===== flow/design.v =====
module color_proc
  # (parameter
      c_img_cols    = 160,  
      c_img_rows    = 120,  
      c_img_pxls    = c_img_cols * c_img_rows,
      c_nb_img_pxls = $clog2(c_img_pxls),  
      c_nb_cols     = $clog2(c_img_cols),
      c_nb_rows     = $clog2(c_img_rows),
      c_outframe_cols = 16,  
      c_outframe_rows = 8,   
      c_inframe_cols = c_img_cols-2*c_outframe_cols,  
      c_inframe_rows = c_img_rows-2*c_outframe_rows,  
      c_inframe_pxls = c_inframe_cols * c_inframe_rows,  
      c_nb_inframe_pxls = $clog2(c_inframe_pxls),  
      c_nb_inframe_cols = $clog2(c_inframe_cols),  
      c_hist_bins = 8,  
      c_nb_hist_bins = 3,  
      c_nb_hist_val = 11,  
      c_min_colorpixels = 128,   
    c_nb_buf_red   =  4,   
    c_nb_buf_green =  4,   
    c_nb_buf_blue  =  4,   
    c_nb_buf       =   c_nb_buf_red + c_nb_buf_green + c_nb_buf_blue
  )
  (
    input        rst,        
    input        clk,        
    input [2:0] rgbfilter,  
    input        new_frame_i,  
    input  [c_nb_buf-1:0]      orig_pxl,   
    output [c_nb_img_pxls-1:0] orig_addr,  
    output                     proc_we,   
    output [c_nb_buf-1:0]      proc_pxl,  
    output [c_nb_img_pxls-1:0] proc_addr,  
    output reg   new_frame_proc_o,  
    output reg [c_nb_inframe_pxls-1:0] colorpxls_o,
    output [c_nb_hist_val-1:0] colorpxls_bin0,
    output [c_nb_hist_val-1:0] colorpxls_bin1,
    output [c_nb_hist_val-1:0] colorpxls_bin2,
    output [c_nb_hist_val-1:0] colorpxls_bin3,
    output [c_nb_hist_val-1:0] colorpxls_bin4,
    output [c_nb_hist_val-1:0] colorpxls_bin5,
    output [c_nb_hist_val-1:0] colorpxls_bin6,
    output [c_nb_hist_val-1:0] colorpxls_bin7,
    output reg [c_nb_inframe_pxls-2:0] colorpxls_left_o,
    output reg [c_nb_inframe_pxls-2:0] colorpxls_rght_o,
    output reg [c_nb_inframe_pxls-2:0] colorpxls_bin012_o,
    output reg [c_nb_inframe_pxls-2:0] colorpxls_bin567_o,  
    output reg [c_nb_inframe_pxls-2:0] colorpxls_bin01_o,
    output reg [c_nb_inframe_pxls-2:0] colorpxls_bin67_o  
  );
  localparam c_msb_red = c_nb_buf-1;
  localparam c_msb_blu = c_nb_buf_blue-1;
  localparam c_msb_grn = c_msb_blu + c_nb_buf_green;
  reg [c_nb_img_pxls-1:0]  cnt_pxl;
  reg [c_nb_img_pxls-1:0]  cnt_pxl_proc;
  reg [c_nb_img_pxls-1:0]  cnt_pxl_proc_rg;  
  wire end_pxl_cnt;
  wire end_ln;
  wire inner_frame;  
  reg  inner_frame_rg;  
  wire [c_nb_buf_red-1:0]   red;
  wire [c_nb_buf_green-1:0] grn;
  wire [c_nb_buf_blue-1:0]  blu;
  wire [5:0] rgb222;
  reg    red_limit;
  reg    grn_limit;  
  reg    blu_limit;  
  reg    yel_limit;  
  reg    cya_limit;  
  reg    mag_limit;  
  reg    gra_limit;  
  reg    color_threshold;  
  wire    whi_limit;  
  wire red_gt_grn, red_gt_blu, grn_gt_blu;
  wire [c_nb_buf_red-1:0]  red_grn_absdif;
  wire [c_nb_buf_red-1:0]  red_blu_absdif;
  wire [c_nb_buf_green-1:0] grn_blu_absdif;
  localparam  [c_nb_buf_red-1:0] c_simil_limit = 2;  
  localparam  [c_nb_buf_red-1:0] c_vdif_limit = 7;  
  wire red_grn_simil, red_blu_simil, grn_blu_simil;
  wire red_grn_vdif, red_blu_vdif, grn_blu_vdif;
  localparam  C_BLACK_PXL = {c_nb_img_pxls{1'b0}};
  integer ind; 
  reg [c_nb_hist_val-1:0] histogram_tmp [c_hist_bins-1:0]; 
  reg [c_nb_hist_val-1:0] histogram     [c_hist_bins-1:0]; 
  reg [c_nb_inframe_pxls-1:0] colorpxls;
  reg [c_nb_inframe_pxls-2:0] colorpxls_left;
  reg [c_nb_inframe_pxls-2:0] colorpxls_rght;
  reg [c_nb_inframe_pxls-2:0] colorpxls_bin012;
  reg [c_nb_inframe_pxls-2:0] colorpxls_bin567;  
  reg [c_nb_inframe_pxls-2:0] colorpxls_bin01;
  reg [c_nb_inframe_pxls-2:0] colorpxls_bin67;  
  reg [c_nb_cols-1:0] col, col_rg;
  wire [c_nb_cols-1:0] col_inframe;
  wire [c_nb_hist_bins-1:0] hist_bin;
  reg  [c_nb_hist_bins-1:0] hist_bin_rg;  
  reg [c_nb_rows-1:0] row_num;
  reg       processing;  
  reg [c_nb_buf-1:0] orig_pxl_rg; 
  assign red = orig_pxl[c_msb_red:c_msb_grn+1];
  assign grn = orig_pxl[c_msb_grn:c_msb_blu+1];
  assign blu = orig_pxl[c_msb_blu:0];
  reg    proc_we_rg1, proc_we_rg2;
  always @ (posedge rst, posedge clk)
  begin
    if (rst) begin
      orig_pxl_rg     <= 0;
      inner_frame_rg  <= 1'b0;
      hist_bin_rg     <= 0;
      cnt_pxl_proc_rg <= 0;
      proc_we_rg2     <= 0;
    end
    else begin
      orig_pxl_rg    <= orig_pxl;
      inner_frame_rg <= inner_frame;
      hist_bin_rg    <= hist_bin;
      cnt_pxl_proc_rg <= cnt_pxl_proc;
      proc_we_rg2     <= proc_we_rg1;
    end
  end
  always @ (posedge rst, posedge clk)
  begin
    if (rst) begin
      cnt_pxl    <= 0;
      cnt_pxl_proc <= 0;
      processing <= 1'b0;    
      proc_we_rg1 <= 1'b0;    
    end
    else begin
      proc_we_rg1 <= processing;   
      if (processing) begin
        cnt_pxl_proc <= cnt_pxl;
        if (end_pxl_cnt) begin
          cnt_pxl <= 0;
          processing <= 1'b0;
        end
        else
          cnt_pxl <= cnt_pxl + 1'b1;
      end
      else begin  
        if (new_frame_i) begin
          processing <= 1'b1;
        end
      end
    end
  end
  assign end_pxl_cnt = (cnt_pxl == c_img_pxls-1) ? 1'b1 : 1'b0;
  assign orig_addr = cnt_pxl;
  assign proc_addr = cnt_pxl_proc_rg;
  assign end_ln = (col == c_img_cols-1)? 1'b1 : 1'b0;
  always @ (posedge clk, posedge rst) 
  begin
    if (rst) begin   
      row_num <=0;
    end 
    else begin
      if (processing) begin
        if (end_pxl_cnt) begin
          row_num <= 0;
        end
        else if (end_ln) begin
          row_num <= row_num +1'b1;
        end
      end
      else begin
        row_num <=0;
      end
    end 
  end
  always @ (posedge clk, posedge rst) 
  begin
    if (rst) begin   
      col <= 0;
    end 
    else begin
      if (processing) begin
        if (end_ln) begin
          col <= 0;
        end
        else begin
          col <= col +1'b1;
        end 
      end 
      else begin
        col <=0;
      end
    end
  end
  always @ (posedge clk, posedge rst)
  begin
    if (rst) begin
      col_rg <= 0;
    end
    else begin
      col_rg <= col;
    end
  end 
  assign inner_frame = (col_rg  >= c_outframe_cols  &&   
                        col_rg  <  c_img_cols-c_outframe_cols &&   
                        row_num >= c_outframe_rows &&    
                        row_num <  c_img_rows-c_outframe_rows)   
                     ? 1'b1 : 1'b0;
  assign rgb222 = {red[c_nb_buf_red-1:c_nb_buf_red-2],
                   grn[c_nb_buf_green-1:c_nb_buf_green-2],
                   blu[c_nb_buf_blue-1:c_nb_buf_blue-2]};
  assign red_gt_grn = (red > grn) ? 1'b1 : 1'b0;
  assign red_gt_blu = (red > blu) ? 1'b1 : 1'b0;
  assign grn_gt_blu = (grn > blu) ? 1'b1 : 1'b0;
  assign red_grn_absdif = red_gt_grn ? red - grn : grn - red;
  assign red_blu_absdif = red_gt_blu ? red - blu : blu - red;
  assign grn_blu_absdif = grn_gt_blu ? grn - blu : blu - grn;
  assign red_grn_simil = (red_grn_absdif <= c_simil_limit) ? 1'b1 : 1'b0;
  assign red_blu_simil = (red_blu_absdif <= c_simil_limit) ? 1'b1 : 1'b0;
  assign grn_blu_simil = (grn_blu_absdif <= c_simil_limit) ? 1'b1 : 1'b0;
  assign red_grn_vdif = (red_grn_absdif >= c_vdif_limit) ? 1'b1 : 1'b0;
  assign red_blu_vdif = (red_blu_absdif >= c_vdif_limit) ? 1'b1 : 1'b0;
  assign grn_blu_vdif = (grn_blu_absdif >= c_vdif_limit) ? 1'b1 : 1'b0;
  always @ (*)
  begin
    red_limit = 1'b0;
    grn_limit = 1'b0;
    blu_limit = 1'b0;
    yel_limit = 1'b0;
    cya_limit = 1'b0;
    mag_limit = 1'b0;
    gra_limit = 1'b0;
    if (red_gt_grn) begin               
      if (red_gt_blu) begin              
        if (grn_gt_blu) begin              
          if (red_grn_vdif) begin            
            red_limit = 1'b1;                 
          end
          else if (red_grn_simil) begin      
            if (red_blu_simil) begin         
              gra_limit = 1'b1;                 
            end
            else if (grn_blu_vdif) begin     
              yel_limit = 1'b1;                 
            end
          end
        end
        else begin                        
          if (red_blu_vdif) begin            
            red_limit = 1'b1;                 
          end
          else if (red_blu_simil) begin      
            if (red_grn_simil) begin         
              gra_limit = 1'b1;                 
            end
            else if (grn_blu_vdif) begin     
              mag_limit = 1'b1;                 
            end
          end
        end
      end
      else begin                          
        if (red_blu_vdif) begin             
          blu_limit = 1'b1;                   
        end
        else if (red_blu_simil) begin       
          if (grn_blu_simil) begin            
            gra_limit = 1'b1;                   
          end
          else if (red_grn_vdif) begin        
            mag_limit = 1'b1;                   
          end
        end
      end
    end
    else begin                          
      if (red_gt_blu) begin               
        if (red_grn_vdif) begin             
          grn_limit = 1'b1;                  
        end
        else if (red_grn_simil) begin     
          if (red_blu_vdif) begin          
            yel_limit = 1'b1;               
          end
          else if (grn_blu_simil) begin    
            gra_limit = 1'b1;                
          end
        end
      end
      else begin                          
        if (grn_gt_blu) begin               
          if (grn_blu_vdif) begin            
            grn_limit = 1'b1;                   
          end
          else if (grn_blu_simil) begin       
            if (red_blu_vdif) begin             
              cya_limit = 1'b1;                  
            end
            else if (red_grn_simil) begin       
              gra_limit = 1'b1;                   
            end
          end
        end
        else begin                        
          if (grn_blu_vdif) begin          
            blu_limit = 1'b1;                   
          end
          else if (grn_blu_simil) begin     
            if (red_blu_simil) begin         
              gra_limit = 1'b1;                   
            end
            else if (red_grn_vdif) begin     
              cya_limit = 1'b1;                  
            end
          end
        end
      end
    end
  end
  assign whi_limit = gra_limit &
                     red[c_nb_buf_red-1]   &
                     grn[c_nb_buf_green-1] &
                     blu[c_nb_buf_blue-1]  &
                     red[c_nb_buf_red-2]   &
                     grn[c_nb_buf_green-2] &
                     blu[c_nb_buf_blue-2];
  assign col_inframe = col_rg - c_outframe_cols;
  assign hist_bin = col_inframe[c_nb_inframe_cols-1:c_nb_inframe_cols-c_nb_hist_bins];   
  always @ (posedge clk, posedge rst) 
  begin
    if (rst) begin  
      for(ind=0;ind<c_hist_bins;ind=ind+1) begin
        histogram_tmp[ind] <=  0;  
      end
      colorpxls         <= 0;  
      colorpxls_left    <= 0;  
      colorpxls_rght    <= 0;  
      colorpxls_bin012 <= 0;
      colorpxls_bin567 <= 0; 
      colorpxls_bin01  <= 0; 
      colorpxls_bin67  <= 0; 
    end 
    else begin 
      if (end_pxl_cnt) begin
        for(ind=0;ind<c_hist_bins;ind=ind+1) begin
          histogram_tmp[ind]  <= 0;  
        end
        colorpxls         <= 0;  
        colorpxls_left    <= 0;  
        colorpxls_rght    <= 0;  
        colorpxls_bin012 <= 0;
        colorpxls_bin567 <= 0; 
        colorpxls_bin01  <= 0; 
        colorpxls_bin67  <= 0; 
      end
      else begin
        if (inner_frame_rg == 1'b1) begin
          if (color_threshold == 1'b1) begin  
            histogram_tmp[hist_bin_rg] <= histogram_tmp[hist_bin_rg] + 1'b1;
            colorpxls <= colorpxls + 1;
            case (hist_bin)
              3'd0: begin
                colorpxls_left   <= colorpxls_left   + 1'b1;  
                colorpxls_bin012 <= colorpxls_bin012 + 1'b1;  
                colorpxls_bin01  <= colorpxls_bin01  + 1'b1;  
              end
              3'd1: begin
                colorpxls_left   <= colorpxls_left   + 1'b1;  
                colorpxls_bin012 <= colorpxls_bin012 + 1'b1;  
                colorpxls_bin01  <= colorpxls_bin01  + 1'b1;  
              end
              3'd2: begin
                colorpxls_left   <= colorpxls_left   + 1'b1;  
                colorpxls_bin012 <= colorpxls_bin012 + 1'b1;  
              end
              3'd3: begin
                colorpxls_left   <= colorpxls_left + 1'b1;   
              end
              3'd4: begin
                colorpxls_rght   <= colorpxls_rght + 1'b1;   
              end
              3'd5: begin
                colorpxls_rght   <= colorpxls_rght  + 1'b1;   
                colorpxls_bin567 <= colorpxls_bin567 + 1'b1;  
              end
              3'd6: begin
                colorpxls_rght   <= colorpxls_rght   + 1'b1;  
                colorpxls_bin567 <= colorpxls_bin567 + 1'b1;  
                colorpxls_bin67  <= colorpxls_bin67  + 1'b1;  
              end
              3'd7: begin
                colorpxls_rght   <= colorpxls_rght   + 1'b1;  
                colorpxls_bin567 <= colorpxls_bin567 + 1'b1;  
                colorpxls_bin67  <= colorpxls_bin67  + 1'b1;  
              end
            endcase
          end
        end
      end
    end
  end
  always @ (posedge clk, posedge rst) 
  begin
    if (rst) begin
      new_frame_proc_o   <= 1'b0;
      for(ind=0;ind<c_hist_bins;ind=ind+1) begin
        histogram[ind] <= 0;  
      end     
      colorpxls_o        <= 0;
      colorpxls_left_o   <= 0;
      colorpxls_rght_o   <= 0;
      colorpxls_bin012_o <= 0;
      colorpxls_bin567_o <= 0;
      colorpxls_bin01_o  <= 0;
      colorpxls_bin67_o  <= 0;
    end
    else if (end_pxl_cnt) begin
      new_frame_proc_o   <= 1'b1;
      for(ind=0;ind<c_hist_bins;ind=ind+1) begin
        histogram[ind] <= histogram_tmp[ind];
      end   
      colorpxls_o        <= colorpxls;
      colorpxls_left_o   <= colorpxls_left;
      colorpxls_rght_o   <= colorpxls_rght;
      colorpxls_bin012_o <= colorpxls_bin012;
      colorpxls_bin567_o <= colorpxls_bin567;
      colorpxls_bin01_o  <= colorpxls_bin01;
      colorpxls_bin67_o  <= colorpxls_bin67;
    end
    else
      new_frame_proc_o  <= 1'b0;
  end
  assign colorpxls_bin0 = histogram[0];
  assign colorpxls_bin1 = histogram[1];
  assign colorpxls_bin2 = histogram[2];
  assign colorpxls_bin3 = histogram[3];
  assign colorpxls_bin4 = histogram[4];
  assign colorpxls_bin5 = histogram[5];
  assign colorpxls_bin6 = histogram[6];
  assign colorpxls_bin7 = histogram[7];
  assign proc_pxl = color_threshold ? orig_pxl_rg : C_BLACK_PXL;
  assign proc_we  = proc_we_rg2;
  always @ (posedge clk)  
  begin
    color_threshold <= 1'b1;
    case (rgbfilter)
      3'b000:  
        color_threshold <= 1'b1;
      3'b100: begin  
        color_threshold <= red_limit;
      end
      3'b010: begin  
        color_threshold <= grn_limit;
      end
      3'b001: begin  
        color_threshold <= blu_limit;
      end
      3'b110: begin  
        color_threshold <= yel_limit;
      end
      3'b101: begin  
        color_threshold <= mag_limit;
      end
      3'b011: begin  
        color_threshold <= cya_limit;
      end
      3'b111: begin  
        color_threshold <= whi_limit;
      end
    endcase
  end
endmodule
module centroid
  # (parameter
      c_img_cols    = 160,  
      c_img_rows    = 120,  
      c_img_pxls    = c_img_cols * c_img_rows,
      c_nb_img_pxls = $clog2(c_img_pxls),  
      c_nb_cols     = $clog2(c_img_cols),
      c_nb_rows     = $clog2(c_img_rows),
      c_inframe_cols = 128,  
      c_inframe_rows = 104,  
      c_inframe_pxls = c_inframe_cols * c_inframe_rows,  
      c_nb_inframe_pxls = $clog2(c_inframe_pxls),  
      c_hist_bins = 8,  
      c_nb_hist_bins = $clog2(c_hist_bins),  
      c_nb_hist_val = $clog2(c_inframe_rows *(c_inframe_cols/c_hist_bins)), 
      c_nb_centroid = 8,
      c_nb_prox  = 3,
      c_min_colorpxls = 128  
  )
  (
    input        rst,        
    input        clk,        
    input        new_frame_proc_i,  
    input [c_nb_inframe_pxls-1:0] colorpxls_i,
    input [c_nb_hist_val-1:0] colorpxls_bin0_i,
    input [c_nb_hist_val-1:0] colorpxls_bin7_i,
    input [c_nb_inframe_pxls-2:0] colorpxls_left_i,
    input [c_nb_inframe_pxls-2:0] colorpxls_rght_i,
    input [c_nb_inframe_pxls-2:0] colorpxls_bin012_i,  
    input [c_nb_inframe_pxls-2:0] colorpxls_bin567_i,  
    input [c_nb_inframe_pxls-2:0] colorpxls_bin01_i,  
    input [c_nb_inframe_pxls-2:0] colorpxls_bin67_i,  
    output reg [c_nb_centroid-1:0] centroid_o,
    output reg new_centroid_o,      
    output reg [c_nb_prox-1:0] proximity_o   
  );
  wire [c_nb_inframe_pxls-2:0] colorpxls_half;
  wire [c_nb_inframe_pxls-2:0] colorpxls_div;
  reg [c_nb_centroid-1:0] centroid_tmp;
  reg [c_nb_prox-1:0]     proximity_tmp;    
  wire left;
  wire [c_nb_inframe_pxls-2:0] absdif_lft_rght;
  assign left = (colorpxls_left_i > colorpxls_rght_i) ? 1'b1 : 1'b0;
  assign absdif_lft_rght = (left == 1'b1) ? (colorpxls_left_i - colorpxls_rght_i) :
                                            (colorpxls_rght_i - colorpxls_left_i);
  assign colorpxls_half = colorpxls_i[c_nb_inframe_pxls-1:1];
  assign colorpxls_div = {3'b0 , colorpxls_i[c_nb_inframe_pxls-1:4]};
  always @(*) 
  begin
    centroid_tmp = 0;  
    if (colorpxls_i <= c_min_colorpxls)  
      centroid_tmp = 0;
    else if (absdif_lft_rght < colorpxls_div)   
      centroid_tmp[4:3] = 2'b11;  
    else if (left) begin  
      if (colorpxls_bin0_i >= colorpxls_half) 
        centroid_tmp[0] = 1'b1;  
      else if (colorpxls_bin01_i >= colorpxls_half) 
        centroid_tmp[1] = 1'b1;  
      else if (colorpxls_bin012_i >= colorpxls_half) 
        centroid_tmp[2] = 1'b1;  
      else  
        centroid_tmp[3] = 1'b1;  
    end
    else begin  
      if (colorpxls_bin7_i >= colorpxls_half) 
        centroid_tmp[7] = 1'b1;  
      else if (colorpxls_bin67_i >= colorpxls_half) 
        centroid_tmp[6] = 1'b1;  
      else if (colorpxls_bin567_i >= colorpxls_half) 
        centroid_tmp[5] = 1'b1;  
      else  
        centroid_tmp[4] = 1'b1;  
    end
  end
  always @(*)
  begin
    if (colorpxls_i[c_nb_inframe_pxls-1] == 1'b1) begin  
        proximity_tmp = 3'd7; 
    end
    else if (colorpxls_i[c_nb_inframe_pxls-2] == 1'b1) begin  
      if (colorpxls_i[c_nb_inframe_pxls-3] == 1'b1) begin  
        proximity_tmp = 3'd7;   
      end
      else
        proximity_tmp = 3'd6;   
    end
    else if (colorpxls_i[c_nb_inframe_pxls-3] == 1'b1) begin  
      proximity_tmp = 3'd5;   
    end
    else if (colorpxls_i[c_nb_inframe_pxls-4] == 1'b1) begin  
      proximity_tmp = 3'd4;   
    end
    else if (colorpxls_i[c_nb_inframe_pxls-5] == 1'b1) begin  
      proximity_tmp = 3'd3;   
    end
    else if (colorpxls_i[c_nb_inframe_pxls-6] == 1'b1) begin  
      proximity_tmp = 3'd2;   
    end
    else if (colorpxls_i[c_nb_inframe_pxls-7] == 1'b1) begin  
      proximity_tmp = 3'd1;   
    end
    else
      proximity_tmp = 3'd0;   
  end
  always @ (posedge clk, posedge rst) 
  begin
    if (rst) begin
      new_centroid_o <= 1'b0;
      centroid_o <= 0; 
      proximity_o <= 0;
    end
    else begin
      new_centroid_o <= new_frame_proc_i;
      if (new_frame_proc_i == 1'b1) begin
        centroid_o <= centroid_tmp; 
        proximity_o <= proximity_tmp;
      end
    end
  end
endmodule
module color_centroid
  (
    input         clk,
    input         rst,           
    input  [2:0]  rgbfilter,     
    input         new_frame_i,   
    output [14:0] orig_addr,
    input  [11:0] orig_pxl,
    output        proc_we,
    output [14:0] proc_addr,
    output [11:0] proc_pxl,
    output [7:0]  centroid,
    output        new_centroid,
    output [2:0]  proximity
  );
  localparam c_img_cols      = 160;
  localparam c_img_rows      = 120;
  localparam c_img_pxls      = c_img_cols * c_img_rows;
  localparam c_nb_img_cols   = 8;
  localparam c_nb_img_rows   = 7;
  localparam c_nb_img_pxls   = 15;
  localparam c_outframe_cols = 16;
  localparam c_outframe_rows = 8;
  localparam c_inframe_cols  = c_img_cols-2*c_outframe_cols;  
  localparam c_inframe_rows  = c_img_rows-2*c_outframe_rows;  
  localparam c_inframe_pxls  = c_inframe_cols * c_inframe_rows;  
  localparam c_nb_inframe_pxls = 14;
  localparam c_hist_bins     = 8;
  localparam c_nb_hist_bins  = 3;
  localparam c_nb_hist_val   = 11;
  localparam c_nb_centroid   = 8;
  localparam c_nb_prox       = 3;
  localparam c_nb_buf_red    = 4;
  localparam c_nb_buf_green  = 4;
  localparam c_nb_buf_blue   = 4;
  localparam c_nb_buf        = 12;
  wire [c_nb_hist_val-1:0] colorpxls_bin0;
  wire [c_nb_hist_val-1:0] colorpxls_bin7;
  wire [c_nb_inframe_pxls-1:0] colorpxls;
  wire [c_nb_inframe_pxls-2:0] colorpxls_left;
  wire [c_nb_inframe_pxls-2:0] colorpxls_rght;
  wire [c_nb_inframe_pxls-2:0] colorpxls_bin012;
  wire [c_nb_inframe_pxls-2:0] colorpxls_bin567;
  wire [c_nb_inframe_pxls-2:0] colorpxls_bin01;
  wire [c_nb_inframe_pxls-2:0] colorpxls_bin67;
  wire new_frame_proc;
  color_proc
    #(
      .c_img_cols     (c_img_cols),
      .c_img_rows     (c_img_rows),
      .c_img_pxls     (c_img_pxls),
      .c_nb_cols      (c_nb_img_cols),
      .c_nb_rows      (c_nb_img_rows),
      .c_nb_img_pxls  (c_nb_img_pxls),
      .c_outframe_cols(c_outframe_cols),
      .c_outframe_rows(c_outframe_rows),
      .c_inframe_cols (c_inframe_cols),
      .c_inframe_rows (c_inframe_rows),
      .c_inframe_pxls (c_inframe_pxls),
      .c_hist_bins    (c_hist_bins),
      .c_nb_hist_val  (c_nb_hist_val),
      .c_nb_buf_red   (c_nb_buf_red),
      .c_nb_buf_green (c_nb_buf_green),
      .c_nb_buf_blue  (c_nb_buf_blue),
      .c_nb_buf       (c_nb_buf)
    )
    color_filter
    (
      .rst        (rst),
      .clk        (clk),
      .rgbfilter  (rgbfilter),
      .new_frame_i(new_frame_i),
      .orig_addr  (orig_addr),
      .orig_pxl   (orig_pxl),
      .proc_we    (proc_we),
      .proc_addr  (proc_addr),
      .proc_pxl   (proc_pxl),
      .new_frame_proc_o (new_frame_proc),
      .colorpxls_o    (colorpxls),
      .colorpxls_bin0 (colorpxls_bin0),
      .colorpxls_bin1 (),
      .colorpxls_bin2 (),
      .colorpxls_bin3 (),
      .colorpxls_bin4 (),
      .colorpxls_bin5 (),
      .colorpxls_bin6 (),
      .colorpxls_bin7 (colorpxls_bin7),
      .colorpxls_left_o   (colorpxls_left),
      .colorpxls_rght_o   (colorpxls_rght),
      .colorpxls_bin012_o (colorpxls_bin012),
      .colorpxls_bin567_o (colorpxls_bin567),
      .colorpxls_bin01_o  (colorpxls_bin01),
      .colorpxls_bin67_o  (colorpxls_bin67)
    );
  centroid
    #(
      .c_img_cols     (c_img_cols),
      .c_img_rows     (c_img_rows),
      .c_img_pxls     (c_img_pxls),
      .c_nb_cols      (c_nb_img_cols),
      .c_nb_rows      (c_nb_img_rows),
      .c_nb_img_pxls  (c_nb_img_pxls),
      .c_inframe_cols (c_inframe_cols),
      .c_inframe_rows (c_inframe_rows),
      .c_inframe_pxls (c_inframe_pxls),
      .c_hist_bins    (c_hist_bins),
      .c_nb_hist_bins (c_nb_hist_bins),
      .c_nb_hist_val  (c_nb_hist_val),
      .c_nb_centroid  (c_nb_centroid),
      .c_nb_prox      (c_nb_prox),
      .c_min_colorpxls(128)
    )
    centroid_calc
    (
      .rst              (rst),
      .clk              (clk),
      .new_frame_proc_i (new_frame_proc),
      .colorpxls_i      (colorpxls),
      .colorpxls_bin0_i (colorpxls_bin0),
      .colorpxls_bin7_i (colorpxls_bin7),
      .colorpxls_left_i  (colorpxls_left),
      .colorpxls_rght_i  (colorpxls_rght),
      .colorpxls_bin012_i(colorpxls_bin012),
      .colorpxls_bin567_i(colorpxls_bin567),
      .colorpxls_bin01_i (colorpxls_bin01),
      .colorpxls_bin67_i (colorpxls_bin67),
      .centroid_o     (centroid),
      .new_centroid_o (new_centroid),
      .proximity_o    (proximity)
    );
endmodule

===== flow/run.sh =====
#!/bin/bash
# the make line also repeats each setting of config.mk as NAME=value (left out here)
make -C /OpenROAD-flow-scripts/flow DESIGN_CONFIG=/design/flow/config.mk WORK_HOME=/design/flow/orfs CLKGATE_MAP_FILE= finish

===== flow/config.mk =====
export PLATFORM = sky130hd
export DESIGN_NAME = color_centroid
export DESIGN_NICKNAME = color_centroid
export VERILOG_FILES = /design/flow/design.v
export SDC_FILE = /design/flow/constraint.sdc
export NUM_CORES = 4
export LEC_CHECK = 0
export ABC_AREA = 1
export CAP_MARGIN = 20
export CORE_MARGIN = 2
export CORE_UTILIZATION = 72
export CTS_CLUSTER_DIAMETER = 378
export CTS_CLUSTER_SIZE = 15
export PLACE_DENSITY = 0.78
export SLEW_MARGIN = 20

===== flow/constraint.sdc =====
create_clock -name core_clock -period 3.07 [get_ports {clk}]
set_input_delay 0.6140 -clock core_clock [delete_from_list [all_inputs] [get_ports {clk}]]
set_output_delay 0.6140 -clock core_clock [all_outputs]
set_load 0.01 [all_outputs]

==> reports/metrics.sh, run 1 <==
STDCELL_COUNT=3323
CRITICAL_PATH_BUF_INV_COUNT=4
SYNTH-SEQ-AREA-SHARE_PCT=45.1
PRE_CTS_WS_PS=-201
FINAL_ANTENNA_NET_COUNT=0
SYNTH_AREA_PER_CELL_UM2=7.96
YOSYS.STAT.CHIPAREA_MM2=0.0219
QUANTITY_OF_HOLD_FIXING_BUFFERS_ADDED_AFTER_CTS=0
CRITPATHTOPFAMILY='simple AND/OR/NAND/NOR gates'
FIN_CRIT_SH_PCT=109
CTS.ROOT.BUFFER_CELL='sky130_fd_sc_hd__clkbuf_16'
POWER-TOP-GROUP='registers'
YOSYSTOPAREACELLSHARE_PCT=45.0
SHARE_COMB_OF_TOTAL_POWER_PCT=5.8
CELLLEAKAGEPOWER_nW=12.5
ROUTE.DETAILED.DRC=0
CELLPOWERDENSITY_mW_PER_MM2=366
HOLD_WS_PS=347
ROUTED_VIA_DENSITY=6.10
FRACTION_OF_THE_MAPPED_NETLIST_AREA_IN_SIMPLE_LOGIC_GATES_PCT=24.7
POSTSYNTHCELLCOUNT=2750
CRIT_CHAIN='ha_4 > nand2_1 > inv_1 > nand2_1 > nand2_2 > a21oi_4 > nand2_4 > nand2_8 > buf_12 > mux2i_4 > xor2_2 > inv_2 > ha_4 > inv_2 > nor3_2 > nor2_1 > nand3_1 > nand2_1 > nand2_2 > a21oi_2 > nand2_2 > nand3_1 > nand2_1'
YS_WARN_COUNT=4
LAYOUT-AREA-OVERHEAD-VS-SYNTH_PCT=15.8
ENABLE_FLOP_CELLS=0
GLOBALPLACE.CONGESTION=0.948
R2R_END='centroid_calc.centroid_o[0]'
SYNTH-ADDER-AREA-SHARE_PCT=9.13
GRT_START_MAX_NET_PINS=111
TIGHTESTPINTRANSITION_PS=839
TIMING.MAX_CAP.VIOLATIONS=0
SETUP-VIOLATIONS-FINAL=8
ROUTE.ANTENNA.DIODE_COUNT=0
SYNTH_MUX_SHARE_PCT=0.0914
SYNTH_AREA_MM2=0.0219
MAPPEDNETLISTNETS=2923
CRITICAL-PATH-TOP-CELL-BY-COUNT='sky130_fd_sc_hd__nand2_1'
POSTSYNTH.TOPFLOPCELL='sky130_fd_sc_hd__dfrtp_1'
IO_PINS=73
CTS_INSERTED_BUFFERS=30
CTS.SINKS=395
CLK_LATENCY_PS=590
POSTSYNTHREGISTERBITS=395
POST_DRT_WL_PER_CELL_UM=18.0
STARTPOINT_TYPE_OF_THE_WORST_SETUP_PATH='flip-flop'
CRITICAL_PATH.ENDPOINT='centroid_calc.centroid_o[0]'
DIE_X_UM=178
STARTPOINT='color_filter.colorpxls_left_o[7]'
SETUP_TNS_PS=-1900
SYNTHTOPCELLSBYCOUNT='719 x sky130_fd_sc_hd__nand2_1, 394 x sky130_fd_sc_hd__dfrtp_1, 329 x sky130_fd_sc_hd__inv_1'
GLOBALROUTETOTALUTIL_PCT=37.8
TIMING.CLOCK.SKEW_PS=28.7
MAX_STAGE_DELAY_PS=430
ASYNC_RESET_FF_SHARE_PCT=99.7
STATUS='finished with violations'
END_KIND='flip-flop'
SLEW_HEADROOM_PCT=44.1
SYNTH_CELL_TYPES=60
FIRST_GLOBAL_VIAS=19900
SYNTHMOSTINSTANTIATEDCELL='sky130_fd_sc_hd__nand2_1'
POWER.SWITCHING_mW=2.15
REG2REG_PATH_DEPTH=23
WIRE_LENGTH_OF_THE_FIRST_GLOBAL_ROUTING_PASS_UM=96400
LOG.WARNING_COUNT=61
GRT_ANTENNA_BEFORE_REPAIR=0
MAXCLOCKFREQUENCY_MHz=298
MAXSLEWVIOLCOUNT=0
LAYOUT_NETS=3106
YOSYS.AREA.TOP_TYPE='sky130_fd_sc_hd__dfrtp_1'
CLK_PIN_SLEW_WORST_PATHS_PS=80
REQUIRED_PS=3530
R2R_SLACK_PS=-290
TOP_CELLS_BY_AREA='sky130_fd_sc_hd__dfrtp_1 45%, sky130_fd_sc_hd__nand2_1 12%, sky130_fd_sc_hd__ha_1 8.4%, sky130_fd_sc_hd__o21ai_0 6.0%, sky130_fd_sc_hd__inv_1 5.6%'
DIEAREA_MM2=0.0318
CLK-POWER_mW=3.54
TOPCOMBFAMILYBYAREA='simple AND/OR/NAND/NOR gates'
NUMBER_OF_BUFFERS_ON_THE_LONGEST_CLOCK_PATH=3
SYNTH.CELLMIX.XORXNORSHARE_PCT=1.80
VDD_IR_DROP_MAX_V=0.000452
DESIGN.CORE.AREA_MM2=0.0298
R2R_START='color_filter.colorpxls_left_o[7]'
CPMAXSTAGEDELAYCELL='sky130_fd_sc_hd__dfrtp_1'
ROUTED_VIA_COUNT=20300
TIMING_HOLD_VIOLATIONS_FINAL=0
TIMING.FINAL.CRIT_PERIOD_PS=3360
FAILED_CHECKS='negative setup slack'
TIMING.CRITICAL_PATH.DEPTH=23
PLACEMENT_ROWS=63
GRT_SETUP_UNREPAIRED='yes'
FP_UTIL_PCT=73.5
WORST_SETUP_PATH_CLASS='flip-flop to flip-flop'
CELL_INTERNAL_PWR_mW=7.13
DETAILEDROUTE.FIRSTITERATIONVIOLATIONS=2134
SEQ-POWER_mW=5.22
P_SW_SHARE_PCT=23.2
YOSYS_CELLS=2750
GRT_OVERFLOW_TOTAL=0
POWER_SHARE_OF_THE_CLOCK_GROUP_PCT=38.1
WORST-PATH-MAX-FANOUT=7
SYNTHAOIAREAFRAC_PCT=11.8
DP_CELLS=3276
HOLD_PATH.CLASS='input port to asynchronous set/reset pin'
COMB_CELL_POWER_mW=0.535
ROUTED_WIRELENGTH_UM=59800
LAYOUT_SETUP_WS_PS=-286
PWR-SHARE-SEQ_PCT=56.2
TRITONCTS='done'
WORSTPATHARRIVAL_PS=3820
DRT_PASS1_ITERATIONS=7
CTSHTREEMAXLEVEL=1
POST-DP-HPWL_UM=41800
DIE_Y_UM=178
BUFFER_PORTS.INSERTED=72
==> metal layers <==
layer / share of wire (%) / GRT usage, %
met1: 39 / 48.2
met2: 49 / 64.2
met3: 8.0 / 5.67
met4: 4.6 / 16.6
met5: 0 / 0
==> what timing repair did <==
| action | 4_1_cts | 5_1_grt |
|---|---|---|
| resized | 22 | 82 |
| setup buffers | 8 | 6 |
| endpoints found under the setup margin | 8 | 19 |
| cloned | 1 | 0 |
| pin swaps | 14 | 27 |
==> area by class of cell <==
class / instances / area, um2
fill: 1732 / 4440
tap: 390 / 488
sequential: 395 / 9880
inverter: 342 / 1290
multi-input combinational: 1939 / 10900
clock inverter: 2 / 27.5
timing repair buffer: 225 / 1980
clock buffer: 30 / 751
==> through the flow <==
| stage | power [mW] | cell area [um2] | util (%) |
|---|---|---|---|
| 2_1_floorplan | 5.64 | 22000 | - |
| 3_5_place_dp | 5.85 | 24000 | 80.5 |
| 5_1_grt | 9.55 | 25400 | 85.1 |
| 4_1_cts | 9.29 | 25000 | 83.9 |
| 3_3_place_gp | 5.82 | 24000 | 80.5 |
| 6_report | 9.29 | 25400 | 85.1 |
==> run 2, diff against run 1 <==
- ABC_AREA: 1 -> default
- CTS_CLUSTER_DIAMETER: 378 -> 30
- CTS_CLUSTER_SIZE: 15 -> default
- PLACE_DENSITY: 0.78 -> default
- SETUP_SLACK_MARGIN: default -> 2.13
- clock period: 3.07 -> 7.55 ns (I/O delays scaled with it)
==> run 2 against run 1 <==
Net effect: now clean on timing, DRC and antenna; critical path type unchanged; final cell count decreased by 19%; global-route usage fell by 0.72 points; first-iteration DRC count shrank 25%; highest routed layer unchanged; power is 26% lower.
==> reports/metrics.sh, run 2 <==
STATUS='finished clean'
ROUTED_WIRELENGTH_UM=55400
REQUIRED_PS=8000
FINAL_ANTENNA_NET_COUNT=0
P_SW_SHARE_PCT=27.9
ASYNC_RESET_FF_SHARE_PCT=99.7
STARTPOINT='color_filter.colorpxls_rght_o[1]'
PLACEMENT_ROWS=62
NUMBER_OF_FILL_CELLS=1379
STARTPOINT_TYPE_OF_THE_WORST_SETUP_PATH='flip-flop'
POSTSYNTHCELLCOUNT=2155
LAYOUT-AREA-OVERHEAD-VS-SYNTH_PCT=18.3
TIMING_HOLD_VIOLATIONS_FINAL=0
YS_WARN_COUNT=4
WORSTPATHARRIVAL_PS=5400
CRITICAL_PATH_BUF_INV_COUNT=1
LAYOUT_NETS=2416
CPMAXSTAGEDELAYCELL='sky130_fd_sc_hd__or2_2'
CELLPOWERDENSITY_mW_PER_MM2=277
DRT_PASS1_ITERATIONS=6
YOSYSTOPAREACELLSHARE_PCT=46.9
BUFFER_PORTS.INSERTED=72
COMB_CELL_POWER_mW=0.882
CRIT_CHAIN='inv_1 > ha_1 > nor2b_1 > o21ai_1 > a211oi_2 > nor4b_2 > or2_2 > mux2_2 > a21oi_1 > o21ai_0 > xor2_1 > ha_1 > a21o_1 > a211oi_1 > a21oi_1 > nor3_1 > o21bai_1 > nor3b_1 > o211a_4 > o2bb2ai_1'
TRITONCTS='done'
SYNTHMOSTINSTANTIATEDCELL='sky130_fd_sc_hd__dfrtp_1'
TIMING.FINAL.CRIT_PERIOD_PS=4950
POSTLAYOUTCOREUTIL_PCT=86.6
TIMING.MAX_CAP.VIOLATIONS=0
CLK_PIN_SLEW_WORST_PATHS_PS=50
SETUP-VIOLATIONS-FINAL=0
R2R_START='color_filter.colorpxls_rght_o[1]'
END_KIND='flip-flop'
CTS.ROOT.BUFFER_CELL='sky130_fd_sc_hd__clkbuf_16'
SHARE_COMB_OF_TOTAL_POWER_PCT=12.8
GRT_SETUP_UNREPAIRED='no'
GRT_START_MAX_NET_PINS=154
CRITICAL_PATH.ENDPOINT='centroid_calc.centroid_o[0]'
TOP_CELLS_BY_AREA='sky130_fd_sc_hd__dfrtp_1 47%, sky130_fd_sc_hd__ha_1 8.8%, sky130_fd_sc_hd__nand2_1 6.7%, sky130_fd_sc_hd__o21ai_0 3.5%, sky130_fd_sc_hd__mux2_2 3.2%'
MAPPEDNETLISTNETS=2328
R2R_END='centroid_calc.centroid_o[0]'
YOSYS_CELLS=2155
DIE_Y_UM=175
TOPCOMBFAMILYBYAREA='simple AND/OR/NAND/NOR gates'
ROUTED_VIA_COUNT=17100
POWER-TOP-GROUP='the clock network'
DIEAREA_MM2=0.0306
ROUTE.DETAILED.DRC=0
POST_DRT_WL_PER_CELL_UM=20.6
SYNTH_MUX_SHARE_PCT=4.85
STDCELL_COUNT=2690
CELL_INTERNAL_PWR_mW=4.95
HOLD_START='color_filter.proc_we_rg1'
SYNTH-ADDER-AREA-SHARE_PCT=9.52
DETAILEDROUTE.FIRSTITERATIONVIOLATIONS=1596
DIE_X_UM=175
CRITPATHTOPFAMILY='simple AND/OR/NAND/NOR gates'
CLK_LATENCY_PS=590
CLK-POWER_mW=3.68
SYNTH_AREA_PER_CELL_UM2=9.75
SYNTH_AREA_MM2=0.0210
POWER_SHARE_OF_THE_CLOCK_GROUP_PCT=53.6
MAXCLOCKFREQUENCY_MHz=202
YOSYS.STAT.CHIPAREA_MM2=0.0210
MAX_STAGE_DELAY_PS=530
CELLLEAKAGEPOWER_nW=12.0
POSTSYNTH.TOPFLOPCELL='sky130_fd_sc_hd__dfrtp_1'
GLOBALROUTETOTALUTIL_PCT=37.0
NUMBER_OF_BUFFERS_ON_THE_LONGEST_CLOCK_PATH=3
LOG.WARNING_COUNT=63
TIGHTESTPINTRANSITION_PS=1070
SYNTHAOIAREAFRAC_PCT=12.8
POWER.SWITCHING_mW=1.92
GLOBALPLACE.CONGESTION=0.865
ENABLE_FLOP_CELLS=0
CTSHTREEMAXLEVEL=3
YOSYS.AREA.TOP_TYPE='sky130_fd_sc_hd__dfrtp_1'
REG2REG_PATH_DEPTH=20
WORST_SETUP_PATH_CLASS='flip-flop to flip-flop'
FP_UTIL_PCT=73.2
WORST_HOLD_PATH_ENDPOINT='color_filter.proc_we_rg2'
ROUTED_VIA_DENSITY=6.35
SYNTH_CELL_TYPES=93
SEQ-POWER_mW=2.31
HOLD_WS_PS=360
FIRST_GLOBAL_VIAS=17900
TIMING.CRITICAL_PATH.DEPTH=20
DESIGN.CORE.AREA_MM2=0.0287
FIN_CRIT_SH_PCT=65.6
GRT_ANTENNA_BEFORE_REPAIR=0
POSTSYNTHREGISTERBITS=395
CTS.SINKS=395
HOLD_PATH.CLASS='flip-flop to flip-flop'
DP_CELLS=2546
POST-DP-HPWL_UM=32900
PWR-SHARE-SEQ_PCT=33.6
R2R_SLACK_PS=2600
VDD_IR_DROP_MAX_V=0.000267
WIRE_LENGTH_OF_THE_FIRST_GLOBAL_ROUTING_PASS_UM=91000
CTS_INSERTED_BUFFERS=78
SYNTH-SEQ-AREA-SHARE_PCT=47.0
SETUP_TNS_PS=0
ROUTE.ANTENNA.DIODE_COUNT=0
WORST-PATH-MAX-FANOUT=23
WORSTHOLDPATHCELLS=0
SLEW_HEADROOM_PCT=28.8
SYNTHTOPCELLSBYCOUNT='394 x sky130_fd_sc_hd__dfrtp_1, 377 x sky130_fd_sc_hd__nand2_1, 167 x sky130_fd_sc_hd__nor2_1'
FRACTION_OF_THE_MAPPED_NETLIST_AREA_IN_SIMPLE_LOGIC_GATES_PCT=17.8
IO_PINS=73
MAXSLEWVIOLCOUNT=0
TIMING.CLOCK.SKEW_PS=34.5
GRT_OVERFLOW_TOTAL=0
SYNTH.CELLMIX.XORXNORSHARE_PCT=4.57
POST_CTS_SETUP_BUFFER_COUNT=0
==> run 2: timing repair <==
item,in CTS,in global routing
endpoints found under the setup margin,0,8
gates resized,0,1
hold buffers,0,0
==> run 2: metrics by stage <==
stage	total power, mW	setup WS [ps]	instance area (um2)
final	6.87	2600	24800
after global routing	7.07	2260	24800
after CTS	6.87	2350	24800
after detailed placement	3.17	2410	22000
after global placement	3.15	2640	22000
after floorplan	2.89	738	21000
==> run 2: cell type report <==
class	instances	area (um2)	area share, %
multi-input cells	1586	10400	41.9
flip-flops and latches	395	9880	39.8
clock buffers	91	2080	8.38
repair buffers	87	875	3.52
clock inverters	52	747	3.01
well taps	384	480	1.93
inverters	95	365	1.47
==> run 2: routing by layer <==
metal / share of wire [%] / track usage, % / vias up
li1: - / - / 7692
met3: 6.3 / 6.33 / 232
met5: 0 / 0 / -
met1: 39 / 46.2 / 8392
met2: 50 / 62.9 / 765
met4: 4.8 / 18.3 / 0
==> run 3, diff against run 2 <==
- CAP_MARGIN: 20 -> 0
- CELL_PAD_IN_SITES_GLOBAL_PLACEMENT: default -> 3
- CORE_UTILIZATION: 72 -> 47
- CTS_CLUSTER_DIAMETER: 30 -> default
- GPL_TIMING_DRIVEN: default -> 0
- MIN_ROUTING_LAYER: default -> met1
- SETUP_SLACK_MARGIN: 2.13 -> 0.01
- SLEW_MARGIN: 20 -> 30
- clock period: 7.55 -> 6.28 ns (I/O delays scaled with it)
==> run 3 against run 2 <==
Net effect: utilization down 31 points; critical path depth rose by 1; non-clock buffer count grew 79; flip-flop count did not move; first-iteration DRC count is 36% lower; final area decreased by 1.7%; still clean; via count shrank 5.8%; sequential share of layout area increased by 0.68 points; critical path type unchanged.
==> reports/metrics.sh, run 3 <==
STATUS='finished clean'
QUANTITY_OF_HOLD_FIXING_BUFFERS_ADDED_AFTER_CTS=0
POST_CTS_SETUP_BUFFER_COUNT=0
POSTSYNTH.TOPFLOPCELL='sky130_fd_sc_hd__dfrtp_1'
WORST-PATH-MAX-FANOUT=10
STARTPOINT='color_filter.colorpxls_rght_o[1]'
LOG.WARNING_COUNT=58
CLK-POWER_mW=2.82
FIN_CRIT_SH_PCT=79.1
R2R_START='color_filter.colorpxls_rght_o[1]'
MET1_USAGE_PCT=36.0
FINAL_ANTENNA_NET_COUNT=0
YOSYS.AREA.TOP_TYPE='sky130_fd_sc_hd__dfrtp_1'
TOPCOMBFAMILYBYAREA='simple AND/OR/NAND/NOR gates'
CLK_LATENCY_PS=590
TIMING.FINAL.CRIT_PERIOD_PS=4970
DESIGN.CORE.AREA_MM2=0.0441
WORSTHOLDPATHCELLS=0
GRT_SETUP_UNREPAIRED='no'
SYNTH.CELLMIX.XORXNORSHARE_PCT=4.57
CTS_RESIZED=0
SETUP_TNS_PS=0
CRITICAL_PATH_BUF_INV_COUNT=4
P_SW_SHARE_PCT=28.6
CTS.SINKS=395
SETUP-VIOLATIONS-FINAL=0
GRT.BUSIEST_LAYER='met2'
REQUIRED_PS=6790
WORSTPATHARRIVAL_PS=5480
POWER.SWITCHING_mW=1.92
SYNTH_MUX_SHARE_PCT=4.85
ROUTE.DETAILED.DRC=0
CPMAXSTAGEDELAYCELL='sky130_fd_sc_hd__nor4b_2'
POSTSYNTHREGISTERBITS=395
MAXSLEWVIOLCOUNT=0
FRACTION_OF_THE_MAPPED_NETLIST_AREA_IN_SIMPLE_LOGIC_GATES_PCT=17.8
PWR-SHARE-SEQ_PCT=41.2
MAX_STAGE_DELAY_PS=490
FIRST_GLOBAL_VIAS=16100
DRT_PASS1_ITERATIONS=5
POST-DP-HPWL_UM=41800
ENABLE_FLOP_CELLS=0
ROUTED_WIRELENGTH_UM=57300
TIMING.CLOCK.SKEW_PS=19.3
ROUTED_VIA_DENSITY=5.52
PLACEMENT_ROWS=77
SHARE_COMB_OF_TOTAL_POWER_PCT=16.8
WORST_HOLD_PATH_ENDPOINT='color_filter.proc_we_rg2'
GLOBALPLACE.CONGESTION=0.863
TRITONCTS='done'
GLOBALROUTETOTALUTIL_PCT=25.3
CELLPOWERDENSITY_mW_PER_MM2=275
ASYNC_RESET_FF_SHARE_PCT=99.7
CTSHTREEMAXLEVEL=2
TIMING_HOLD_VIOLATIONS_FINAL=0
POST_DRT_WL_PER_CELL_UM=19.7
HOLD_START='color_filter.proc_we_rg1'
WIRE_LENGTH_OF_THE_FIRST_GLOBAL_ROUTING_PASS_UM=92200
IO_PINS=73
CELLLEAKAGEPOWER_nW=11.7
R2R_SLACK_PS=1310
WORST_SETUP_PATH_CLASS='flip-flop to flip-flop'
CTS_INSERTED_BUFFERS=45
ROUTED_VIA_COUNT=16100
MAPPEDNETLISTNETS=2328
SYNTHAOIAREAFRAC_PCT=12.8
LAYOUT_NETS=2462
CELL_INTERNAL_PWR_mW=4.79
YOSYSTOPAREACELLSHARE_PCT=46.9
REG2REG_PATH_DEPTH=21
SYNTHMOSTINSTANTIATEDCELL='sky130_fd_sc_hd__dfrtp_1'
TIMING.CRITICAL_PATH.DEPTH=21
BUFFER_PORTS.INSERTED=72
USE_MET2_PCT=39.9
FP_UTIL_PCT=47.6
CLK_PIN_SLEW_WORST_PATHS_PS=60
YOSYS.STAT.CHIPAREA_MM2=0.0210
GLOBAL_ROUTE.USAGE.MET3_PCT=3.95
HOLD_PATH.CLASS='flip-flop to flip-flop'
GRT_ANTENNA_BEFORE_REPAIR=0
COMB_CELL_POWER_mW=1.13
DIE_X_UM=215
TOP_CELLS_BY_AREA='sky130_fd_sc_hd__dfrtp_1 47%, sky130_fd_sc_hd__ha_1 8.8%, sky130_fd_sc_hd__nand2_1 6.7%, sky130_fd_sc_hd__o21ai_0 3.5%, sky130_fd_sc_hd__mux2_2 3.2%'
YOSYS_CELLS=2155
MAXCLOCKFREQUENCY_MHz=201
SYNTH_CELL_TYPES=93
SYNTH-SEQ-AREA-SHARE_PCT=47.0
R2R_END='centroid_calc.centroid_o[3]'
SYNTHTOPCELLSBYCOUNT='394 x sky130_fd_sc_hd__dfrtp_1, 377 x sky130_fd_sc_hd__nand2_1, 167 x sky130_fd_sc_hd__nor2_1'
END_KIND='flip-flop'
SYNTH_AREA_PER_CELL_UM2=9.75
CRITPATHTOPFAMILY='simple AND/OR/NAND/NOR gates'
DIEAREA_MM2=0.0464
YS_WARN_COUNT=4
DETAILEDROUTE.FIRSTITERATIONVIOLATIONS=1023
CTS.ROOT.BUFFER_CELL='sky130_fd_sc_hd__clkbuf_16'
VDD_IR_DROP_MAX_V=0.000249
STARTPOINT_TYPE_OF_THE_WORST_SETUP_PATH='flip-flop'
GRT_OVERFLOW_TOTAL=0
DIE_Y_UM=215
CRIT_CHAIN='inv_1 > ha_1 > nor2b_1 > o21ai_1 > a211oi_2 > nor4b_2 > or2_1 > buf_6 > buf_2 > buf_2 > mux2_2 > ha_1 > a21boi_0 > o21a_1 > o2111ai_1 > a21oi_1 > nor3_1 > o21bai_1 > nor3b_1 > o2111ai_1 > nand3_1'
TIMING.MAX_CAP.VIOLATIONS=0
HOLD_WS_PS=352
NUMBER_OF_BUFFERS_ON_THE_LONGEST_CLOCK_PATH=3
SEQ-POWER_mW=2.77
SLEW_HEADROOM_PCT=32.1
POWER_SHARE_OF_THE_CLOCK_GROUP_PCT=42.0
GRT_START_MAX_NET_PINS=32
POSTSYNTHCELLCOUNT=2155
CRITICAL_PATH.ENDPOINT='centroid_calc.centroid_o[3]'
LAYOUT-AREA-OVERHEAD-VS-SYNTH_PCT=16.3
TIGHTESTPINTRANSITION_PS=1020
NUMBER_OF_FILL_CELLS=4096
SYNTH_AREA_MM2=0.0210
POWER-TOP-GROUP='the clock network'
SYNTH-ADDER-AREA-SHARE_PCT=9.52
run 3: layout make-up:
class | instances | area, um2 | area share (%)
diodes | 1 | 2.50 | 0.0102
multi-input cells | 1586 | 10400 | 42.7
flip-flops and latches | 395 | 9880 | 40.4
clock buffers | 58 | 1220 | 5.02
clock inverters | 22 | 368 | 1.51
repair buffers | 87 | 1050 | 4.30
inverters | 95 | 360 | 1.48
well taps | 592 | 741 | 3.03
plain buffers | 79 | 364 | 1.49
run 3: per-stage QoR:
step | area, um2 | power, mW | cells | util [%] | setup slack [ps]
floorplan | 21000 | 3.47 | 2155 | - | -278
global route | 24400 | 6.99 | 2914 | 55.3 | 911
global placement | 22500 | 3.88 | 2819 | 50.9 | -3010
finish | 24400 | 6.71 | 2915 | 55.4 | 1310
detailed placement | 22800 | 3.92 | 2834 | 51.7 | 1320
CTS | 24400 | 6.77 | 2914 | 55.3 | 1290
run 3: metal layers:
| layer | wire [um] | part of all wire [%] | vias to the layer above |
|---|---|---|---|
| met1 | 27100 | 47 | 7901 |
| li1 | - | - | 7753 |
| met3 | 2640 | 4.6 | 100 |
| met2 | 26000 | 45 | 335 |
| met4 | 1590 | 2.8 | 0 |
| met5 | 0 | 0 | - |
==> run 4, diff against run 3 <==
- CAP_MARGIN: 0 -> 20
- CELL_PAD_IN_SITES_DETAIL_PLACEMENT: default -> 1
- CELL_PAD_IN_SITES_GLOBAL_PLACEMENT: 3 -> 1
- CORE_ASPECT_RATIO: default -> 0.68
- CORE_MARGIN: 2 -> 5
- CORE_UTILIZATION: 47 -> 45
- GPL_TIMING_DRIVEN: 0 -> default
- SETUP_SLACK_MARGIN: 0.01 -> 0.16
- SLEW_MARGIN: 30 -> 40
- clock period: 6.28 -> 3.12 ns (I/O delays scaled with it)
==> run 4 against run 3 <==
Net effect: now fails the layout checks on negative setup slack; final cell count increased by 4.2%; clock skew grew 9.7 ps; non-clock buffer count grew 117; wire length rose by 7.0%; global-route usage is 1.5 points lower; hold slack lost 12 ps; register-to-register slack worse by 2000 ps; maximum frequency up 29%; critical endpoint is now centroid_calc.centroid_o[7]; largest power group is now registers.
==> reports/metrics.sh, run 4 <==
STATUS='finished with violations'
FAILED_CHECKS='negative setup slack'
WORST-PATH-MAX-FANOUT=6
POST_DRT_WL_PER_CELL_UM=20.2
POST-DP-HPWL_UM=44800
SYNTH_AREA_MM2=0.0210
TIMING.CLOCK.SKEW_PS=29.0
DIEAREA_MM2=0.0512
WIRE_LENGTH_OF_THE_FIRST_GLOBAL_ROUTING_PASS_UM=99600
BUFFER_PORTS.INSERTED=72
CPMAXSTAGEDELAYCELL='sky130_fd_sc_hd__or4_4'
WORST_HOLD_PATH_ENDPOINT='color_filter.proc_we_rg2'
YOSYSTOPAREACELLSHARE_PCT=46.9
SEQ-POWER_mW=5.58
LAYOUT_NETS=2575
MAPPEDNETLISTNETS=2328
CELLPOWERDENSITY_mW_PER_MM2=523
R2R_SLACK_PS=-740
YS_WARN_COUNT=4
WORST_SETUP_PATH_CLASS='flip-flop to flip-flop'
PRE_CTS_WS_PS=-1020
ROUTED_VIA_COUNT=17000
LOG.WARNING_COUNT=62
GLOBALPLACE.CONGESTION=0.878
END_KIND='flip-flop'
GRT_ANTENNA_BEFORE_REPAIR=1
IO_PINS=73
STARTPOINT_TYPE_OF_THE_WORST_SETUP_PATH='flip-flop'
FINAL_ANTENNA_NET_COUNT=0
NUMBER_OF_BUFFERS_ON_THE_LONGEST_CLOCK_PATH=3
DESIGN.CORE.AREA_MM2=0.0463
SYNTH_MUX_SHARE_PCT=4.85
MET1_USAGE_PCT=36.4
CTS.SINKS=395
POSTSYNTHCELLCOUNT=2155
CTS_INSERTED_BUFFERS=41
SYNTH_AREA_PER_CELL_UM2=9.75
LAYOUT-AREA-OVERHEAD-VS-SYNTH_PCT=23.2
ROUTED_WIRELENGTH_UM=61300
GRT_OVERFLOW_TOTAL=0
SYNTH.CELLMIX.XORXNORSHARE_PCT=4.57
CLK_PIN_SLEW_WORST_PATHS_PS=70
TOP_CELLS_BY_AREA='sky130_fd_sc_hd__dfrtp_1 47%, sky130_fd_sc_hd__ha_1 8.8%, sky130_fd_sc_hd__nand2_1 6.7%, sky130_fd_sc_hd__o21ai_0 3.5%, sky130_fd_sc_hd__mux2_2 3.2%'
PLACEMENT_ROWS=65
FP_UTIL_PCT=45.4
SYNTHTOPCELLSBYCOUNT='394 x sky130_fd_sc_hd__dfrtp_1, 377 x sky130_fd_sc_hd__nand2_1, 167 x sky130_fd_sc_hd__nor2_1'
GLOBALROUTETOTALUTIL_PCT=23.9
CRITICAL_PATH_BUF_INV_COUNT=1
ASYNC_RESET_FF_SHARE_PCT=99.7
POSTSYNTH.TOPFLOPCELL='sky130_fd_sc_hd__dfrtp_1'
COMB_CELL_POWER_mW=2.57
SYNTH-ADDER-AREA-SHARE_PCT=9.52
R2R_END='centroid_calc.centroid_o[7]'
ROUTE.DETAILED.DRC=0
DRT_PASS1_ITERATIONS=5
DP_CELLS=2939
STARTPOINT='color_filter.colorpxls_rght_o[8]'
CELLLEAKAGEPOWER_nW=12.5
POSTSYNTHREGISTERBITS=395
GRT.BUSIEST_LAYER='met2'
R2R_START='color_filter.colorpxls_rght_o[8]'
CLK-POWER_mW=5.37
POWER.SWITCHING_mW=3.93
HOLD_WS_PS=341
MAX_STAGE_DELAY_PS=470
STDCELL_COUNT=3036
YOSYS.STAT.CHIPAREA_MM2=0.0210
GLOBAL_ROUTE.USAGE.MET3_PCT=2.98
DIE_X_UM=272
USE_MET2_PCT=37.2
P_SW_SHARE_PCT=29.0
HOLD_START='color_filter.proc_we_rg1'
TIMING.CRITICAL_PATH.DEPTH=19
YOSYS_CELLS=2155
SLEW_HEADROOM_PCT=37.6
TOPCOMBFAMILYBYAREA='simple AND/OR/NAND/NOR gates'
SYNTH-SEQ-AREA-SHARE_PCT=47.0
GRT_SETUP_UNREPAIRED='yes'
MAXCLOCKFREQUENCY_MHz=259
GRT_START_MAX_NET_PINS=102
ENABLE_FLOP_CELLS=0
YOSYS.AREA.TOP_TYPE='sky130_fd_sc_hd__dfrtp_1'
CELL_INTERNAL_PWR_mW=9.60
WORSTPATHARRIVAL_PS=4290
PWR-SHARE-SEQ_PCT=41.3
TIGHTESTPINTRANSITION_PS=928
MAXSLEWVIOLCOUNT=0
POSTLAYOUTCOREUTIL_PCT=55.9
TRITONCTS='done'
WORSTHOLDPATHCELLS=0
ROUTED_VIA_DENSITY=5.61
TIMING_HOLD_VIOLATIONS_FINAL=0
LAYOUT_SETUP_WS_PS=-738
CRIT_CHAIN='inv_1 > ha_1 > nand4_2 > or4_4 > o21ai_4 > or2_4 > mux2_4 > a21oi_2 > o21ai_2 > xor2_1 > ha_2 > a21o_1 > a211oi_2 > a21oi_1 > nor3_1 > o21bai_1 > nor3b_2 > o211a_4 > o32ai_2'
TIMING.MAX_CAP.VIOLATIONS=0
FIN_CRIT_SH_PCT=124
REG2REG_PATH_DEPTH=19
DETAILEDROUTE.FIRSTITERATIONVIOLATIONS=1095
SYNTH_CELL_TYPES=93
REQUIRED_PS=3550
HOLD_PATH.CLASS='flip-flop to flip-flop'
SYNTHMOSTINSTANTIATEDCELL='sky130_fd_sc_hd__dfrtp_1'
SETUP-VIOLATIONS-FINAL=8
CTSHTREEMAXLEVEL=2
NUMBER_OF_FILL_CELLS=5079
DIE_Y_UM=188
SHARE_COMB_OF_TOTAL_POWER_PCT=19.0
CRITICAL_PATH.ENDPOINT='centroid_calc.centroid_o[7]'
VDD_IR_DROP_MAX_V=0.000469
TIMING.FINAL.CRIT_PERIOD_PS=3860
CTS.ROOT.BUFFER_CELL='sky130_fd_sc_hd__clkbuf_16'
POWER-TOP-GROUP='registers'
POWER_SHARE_OF_THE_CLOCK_GROUP_PCT=39.8
CLK_LATENCY_PS=570
FRACTION_OF_THE_MAPPED_NETLIST_AREA_IN_SIMPLE_LOGIC_GATES_PCT=17.8
SYNTHAOIAREAFRAC_PCT=12.8
CRITPATHTOPFAMILY='AND-OR/OR-AND gates'
FIRST_GLOBAL_VIAS=17800
==> run 4: stage by stage <==
step | TNS (ps) | power (mW) | area [um2]
3_3_place_gp | -6720 | 8.02 | 23700
5_1_grt | -7240 | 14.1 | 25900
4_1_cts | -6660 | 13.6 | 25600
2_1_floorplan | -1111490 | 7.00 | 21100
3_5_place_dp | -8420 | 8.08 | 23700
6_report | -5610 | 13.5 | 25900
==> run 4: final cells by class <==
| cell class | instances | area (um2) | area share (%) |
|---|---|---|---|
| timing repair buffer | 283 | 2460 | 9.50 |
| multi-input combinational | 1586 | 10900 | 42.3 |
| clock inverter | 22 | 344 | 1.33 |
| antenna | 1 | 2.50 | 0.00967 |
| clock buffer | 51 | 1120 | 4.34 |
| tap | 603 | 754 | 2.92 |
| inverter | 95 | 368 | 1.42 |
| sequential | 395 | 9880 | 38.2 |
==> run 4: routing by layer <==
metal	vias up	wire, um
met5	-	0
met4	0	998
met3	76	2120
met2	241	27300
met1	8714	30900
li1	7988	-
==> run 4: what timing repair did <==
item | CTS | global route
hold buffers | 0 | 0
setup endpoints to repair | 45 | 68
setup buffers | 16 | 7
cloned | 0 | 0
resized | 73 | 45
pin swaps | 31 | 34
==> run 5, diff against run 4 <==
- CELL_PAD_IN_SITES_DETAIL_PLACEMENT: 1 -> default
- CELL_PAD_IN_SITES_GLOBAL_PLACEMENT: 1 -> default
- CORE_ASPECT_RATIO: 0.68 -> default
- CORE_MARGIN: 5 -> 2
- CORE_UTILIZATION: 45 -> 72
- CTS_CLUSTER_DIAMETER: default -> 358
- CTS_CLUSTER_SIZE: default -> 11
- MIN_ROUTING_LAYER: met1 -> default
- SETUP_SLACK_MARGIN: 0.16 -> 0.82
- clock period: 3.12 -> 2.79 ns (I/O delays scaled with it)
==> run 5 against run 4 <==
Net effect: the flow now stops in global routing (5_1_grt); die size fell by 40%; synthesized cell count unchanged; synthesized area stayed put.
==> reports/metrics.sh, run 5 <==
PRE_CTS_WS_PS=-1220
GRT_OVERFLOW_TOTAL=48
TOPCOMBFAMILYBYAREA='simple AND/OR/NAND/NOR gates'
SYNTH_AREA_PER_CELL_UM2=9.75
POSTSYNTHREGISTERBITS=395
OUTCOME.STOP_STAGE='global routing (5_1_grt)'
GLOBALPLACE.CONGESTION=0.903
SYNTH_AREA_MM2=0.0210
BUFFER_PORTS.INSERTED=72
ASYNC_RESET_FF_SHARE_PCT=99.7
CTSHTREEMAXLEVEL=2
DIE_X_UM=175
DP_CELLS=2726
SYNTHTOPCELLSBYCOUNT='394 x sky130_fd_sc_hd__dfrtp_1, 377 x sky130_fd_sc_hd__nand2_1, 167 x sky130_fd_sc_hd__nor2_1'
FRACTION_OF_THE_MAPPED_NETLIST_AREA_IN_SIMPLE_LOGIC_GATES_PCT=17.8
DIE_Y_UM=175
SYNTH.CELLMIX.XORXNORSHARE_PCT=4.57
YOSYS.AREA.TOP_TYPE='sky130_fd_sc_hd__dfrtp_1'
SYNTH_CELL_TYPES=93
YS_WARN_COUNT=4
TOOLERRORMSG='[ERROR GRT-0232] Routing congestion too high. Check the congestion heatmap in the GUI.'
NUMBER_OF_BUFFERS_ON_THE_LONGEST_CLOCK_PATH=3
YOSYSTOPAREACELLSHARE_PCT=46.9
FP_UTIL_PCT=73.2
ENABLE_FLOP_CELLS=0
TOP_CELLS_BY_AREA='sky130_fd_sc_hd__dfrtp_1 47%, sky130_fd_sc_hd__ha_1 8.8%, sky130_fd_sc_hd__nand2_1 6.7%, sky130_fd_sc_hd__o21ai_0 3.5%, sky130_fd_sc_hd__mux2_2 3.2%'
SYNTHAOIAREAFRAC_PCT=12.8
DESIGN.CORE.AREA_MM2=0.0287
YOSYS.STAT.CHIPAREA_MM2=0.0210
SYNTHMOSTINSTANTIATEDCELL='sky130_fd_sc_hd__dfrtp_1'
IO_PINS=73
SYNTH-SEQ-AREA-SHARE_PCT=47.0
QUANTITY_OF_HOLD_FIXING_BUFFERS_ADDED_AFTER_CTS=0
POSTSYNTHCELLCOUNT=2155
CTS_INSERTED_BUFFERS=41
GLOBALROUTETOTALUTIL_PCT=78.1
SYNTH_MUX_SHARE_PCT=4.85
POSTSYNTH.TOPFLOPCELL='sky130_fd_sc_hd__dfrtp_1'
CTS.ROOT.BUFFER_CELL='sky130_fd_sc_hd__clkbuf_16'
CTS.SINKS=395
STATUS='did not finish'
SYNTH-ADDER-AREA-SHARE_PCT=9.52
POST-DP-HPWL_UM=38400
YOSYS_CELLS=2155
MAPPEDNETLISTNETS=2328
DIEAREA_MM2=0.0306
PLACEDINSTANCEAREA_MM2=0.0237
PLACEMENT_ROWS=62
-- run 5: through the flow --
step	total power [mW]	hold slack [ps]	utilization [%]
CTS	14.9	133	96.2
floorplan	8.06	331	-
detailed placement	9.12	340	82.6
global placement	9.02	343	82.6
-- run 5: timing repair --
item	in CTS
setup buffers	75
endpoints found under the setup margin	374
resized	417
cloned	25
pin swaps	142
-- run 5: routing by layer --
layer,overflow,global-route usage [%]
met4,23,81.9
met2,24,93.5
met5,0,29.2
met3,1,63.0
met1,0,77.4
Power and IR drop assume default switching activity.
